==> v1: inputs <==
Design processing_fsm, start of the top module:
module processing_fsm(clock, reset, start_signal, size, done, 
                            buf_0_write_en, buf_1_write_en, error_buf_write_en,
                            buf_0_w_data, buf_1_w_data, error_mem_w_data,
                            buf_0_r_data, buf_1_r_data, error_mem_r_data,
                            buf_0_addr, buf_1_addr, error_mem_addr, buf_sel);
    input clock;
    input reset;
    input start_signal;
    input size;
    output reg done;
    output reg buf_0_write_en;
    output reg buf_1_write_en;
    output error_buf_write_en; 
    output reg [7:0] buf_0_w_data;
    output reg [7:0] buf_1_w_data;
    output [15:0] error_mem_w_data; 
    input  [7:0] buf_0_r_data;
    input  [7:0] buf_1_r_data;
    input  [15:0] error_mem_r_data; 
    output reg [15:0] buf_0_addr;
    output reg [15:0] buf_1_addr;
    output reg [15:0] error_mem_addr; 
    output reg buf_sel;
    assign error_buf_write_en = 1'b0;
    assign error_mem_w_data = 16'b0;
    parameter PIXEL_OFFSET = 1'b1, LINE_OFFSET = 9'd256, LINE_MAX = 8'd239, PIXELS_PER_LINE = 9'd256;
    parameter MAX_ADDRESS = 18'd61439;
    parameter
        WAIT              = 5'b00000,
        LOAD_MID_ERR      = 5'b00001,
        LOAD_BTM_ERR      = 5'b00010,
        CHECK_PACKET_ERR  = 5'b00011,
        NW_PIXEL          = 5'b00100,
        NORTH_PIXEL       = 5'b00101,
        NE_PIXEL          = 5'b00110,
        WEST_PIXEL        = 5'b00111,
        EAST_PIXEL        = 5'b01000,
        SW_PIXEL          = 5'b01001,
        SOUTH_PIXEL       = 5'b01010,
        SE_PIXEL          = 5'b01011,
        MEM_WAIT_1        = 5'b01100,
        MEM_WAIT_2        = 5'b01101,
        MEM_WAIT_3        = 5'b01110,
        SUM               = 5'b01111,
        WRITE_RESULT      = 5'b10000,
        DONE              = 5'b10001;
    reg [7:0] nw_pixel;
    reg [7:0] n_pixel;
    reg [7:0] ne_pixel;
    reg [7:0] w_pixel;
    reg [7:0] e_pixel;
    reg [7:0] sw_pixel;
    reg [7:0] s_pixel;
    reg [7:0] se_pixel;
    reg init;
    reg [15:0] pixel_address;
    reg [10:0] sum; 
    reg [15:0] err_buf_top;
    reg [15:0] err_buf_mid;
    reg [15:0] err_buf_btm;
    reg [1:0] channel_count;
    reg [5:0] pixel_count;
    reg [3:0] packet_count;
    reg [7:0] line_count;
    wire [5:0] pixel_max;
    wire [3:0] packet_max;
    reg at_top;
  ...
Settings: LEC_CHECK=0, ABC_AREA=0, CAP_MARGIN=10, CELL_PAD_IN_SITES_DETAIL_PLACEMENT=1, CORE_ASPECT_RATIO=0.54, CORE_MARGIN=8, CORE_UTILIZATION=47, CTS_CLUSTER_DIAMETER=35, CTS_CLUSTER_SIZE=95, GPL_ROUTABILITY_DRIVEN=1, GPL_TIMING_DRIVEN=0, HOLD_SLACK_MARGIN=0.04, MAX_ROUTING_LAYER=met4, MIN_ROUTING_LAYER=met2, PLACE_DENSITY_LB_ADDON=0.23, SLEW_MARGIN=20, TNS_END_PERCENT=80; clock period 7.0 ns.
run.sh (not shown) runs the stock make flow with config.mk's settings and CLKGATE_MAP_FILE=.
==> v39: changes against v1 <==
==> flow/config.mk (replaced) <==
export PLATFORM = sky130hd
export DESIGN_NAME = processing_fsm
export DESIGN_NICKNAME = processing_fsm
export VERILOG_FILES = /design/flow/design.v
export SDC_FILE = /design/flow/constraint.sdc
export NUM_CORES = 4
export LEC_CHECK = 0
export CAP_MARGIN = 20
export CELL_PAD_IN_SITES_DETAIL_PLACEMENT = 1
export CORE_MARGIN = 3
export CORE_UTILIZATION = 62
export GPL_ROUTABILITY_DRIVEN = 1
export GPL_TIMING_DRIVEN = 0
export MAX_ROUTING_LAYER = met5
export MIN_ROUTING_LAYER = met2
export PLACE_DENSITY_LB_ADDON = 0.19
export SETUP_SLACK_MARGIN = 0.09
export SLEW_MARGIN = 20
export TNS_END_PERCENT = 10
==> flow/constraint.sdc (replaced) <==
create_clock -name core_clock -period 3.53 [get_ports {clock}]
set_input_delay 0.7060 -clock core_clock [delete_from_list [all_inputs] [get_ports {clock}]]
set_output_delay 0.7060 -clock core_clock [all_outputs]
set_load 0.01 [all_outputs]
==> comparison table <==
metric	v39	v1
Run status	aborted with a tool error	aborted with a tool error
Last stage reached	4_1_cts	5_1_grt
Width of the die	198.7 um	317.2 um
# placed instances	2920	3100
Last weighted congestion value of the routability-driven placer	0.9661	1.019
Starting density of the core	63.80%	47.69%
Syn Inst Count	2352	2352
Placeable core area	0.03609 mm^2	0.04828 mm^2
Syn. warnings	1	1
Post-synthesis cell count from yosys	2352	2352
Area of placed instances	0.02460 mm^2	0.02479 mm^2
Height of the chip	198.7 um	178.6 um
Site Rows	69	59
Worst slack after detailed placement	-1980 ps	1019 ps
Ports placed on the boundary	121	121
Port-buffer cells	80	80
Die outline area	0.03948 mm^2	0.05666 mm^2
Detail Placement HPWL	69.74 mm	69.04 mm


==> 01-09 <==
processing_fsm again, from the RTL that the note above started with.
==> flow/config.mk <==
export PLATFORM = sky130hd
export DESIGN_NAME = processing_fsm
export DESIGN_NICKNAME = processing_fsm
export VERILOG_FILES = /design/flow/design.v
export SDC_FILE = /design/flow/constraint.sdc
export NUM_CORES = 4
export LEC_CHECK = 0
export CAP_MARGIN = 20
export CORE_MARGIN = 2
export CORE_UTILIZATION = 72
export CTS_CLUSTER_SIZE = 87
export HOLD_SLACK_MARGIN = -0.06
export PLACE_DENSITY = 0.63
export SLEW_MARGIN = 30
==> flow/constraint.sdc <==
create_clock -name core_clock -period 4.26 [get_ports {clock}]
set_input_delay 0.8520 -clock core_clock [delete_from_list [all_inputs] [get_ports {clock}]]
set_output_delay 0.8520 -clock core_clock [all_outputs]
set_load 0.01 [all_outputs]
==> inputs of 12-02, as changes to 01-09 <==
Settings changed: CORE_UTILIZATION 72 to 58, CTS_CLUSTER_DIAMETER from default to 40, CTS_CLUSTER_SIZE 87 to default, HOLD_SLACK_MARGIN -0.06 to default, PLACE_DENSITY 0.63 to default, SLEW_MARGIN 30 to 20, TNS_END_PERCENT from default to 15.
==> flow/constraint.sdc (replaced) <==
create_clock -name core_clock -period 5.0 [get_ports {clock}]
set_input_delay 1.0000 -clock core_clock [delete_from_list [all_inputs] [get_ports {clock}]]
set_output_delay 1.0000 -clock core_clock [all_outputs]
set_load 0.01 [all_outputs]
==> inputs of 01-12, as changes to 01-09 <==
Settings changed: ABC_AREA from default to 1, CTS_CLUSTER_SIZE 87 to default, HOLD_SLACK_MARGIN -0.06 to default, PLACE_DENSITY 0.63 to 0.42, SETUP_SLACK_MARGIN from default to 0.37, SLEW_MARGIN 30 to 20, TNS_END_PERCENT from default to 20.
==> flow/constraint.sdc (replaced) <==
create_clock -name core_clock -period 4.59 [get_ports {clock}]
set_input_delay 0.9180 -clock core_clock [delete_from_list [all_inputs] [get_ports {clock}]]
set_output_delay 0.9180 -clock core_clock [all_outputs]
set_load 0.01 [all_outputs]
==> comparison table <==
quantity                                                                     01-09           12-02           01-12
WP data arrival                                                            5.42 ns         5.31 ns         4.99 ns
TritonCTS Buffers                                                               29              46              29
Flop2flop setup slack                                                     -0.70 ns         0.15 ns         0.11 ns
AO/OA Area Share                                                            13.34%          13.34%          17.18%
Worst setup slack after placement                                       -0.5126 ns     -0.09399 ns      0.06289 ns
Die y size                                                                182.8 um        203.2 um        184.3 um
Run status                                                         failed layout checks  finished clean  finished clean
Violated checks                                               negative setup slack               -               -
Max-area cell share                                                         26.74%          26.74%          26.29%
Number of logged tool warnings                                                  43              42              44
Number of iterations in the first detailed-routing pass                          5               6               8
Share of the cycle needed by the critical path after routing                116.5%          97.09%          97.53%
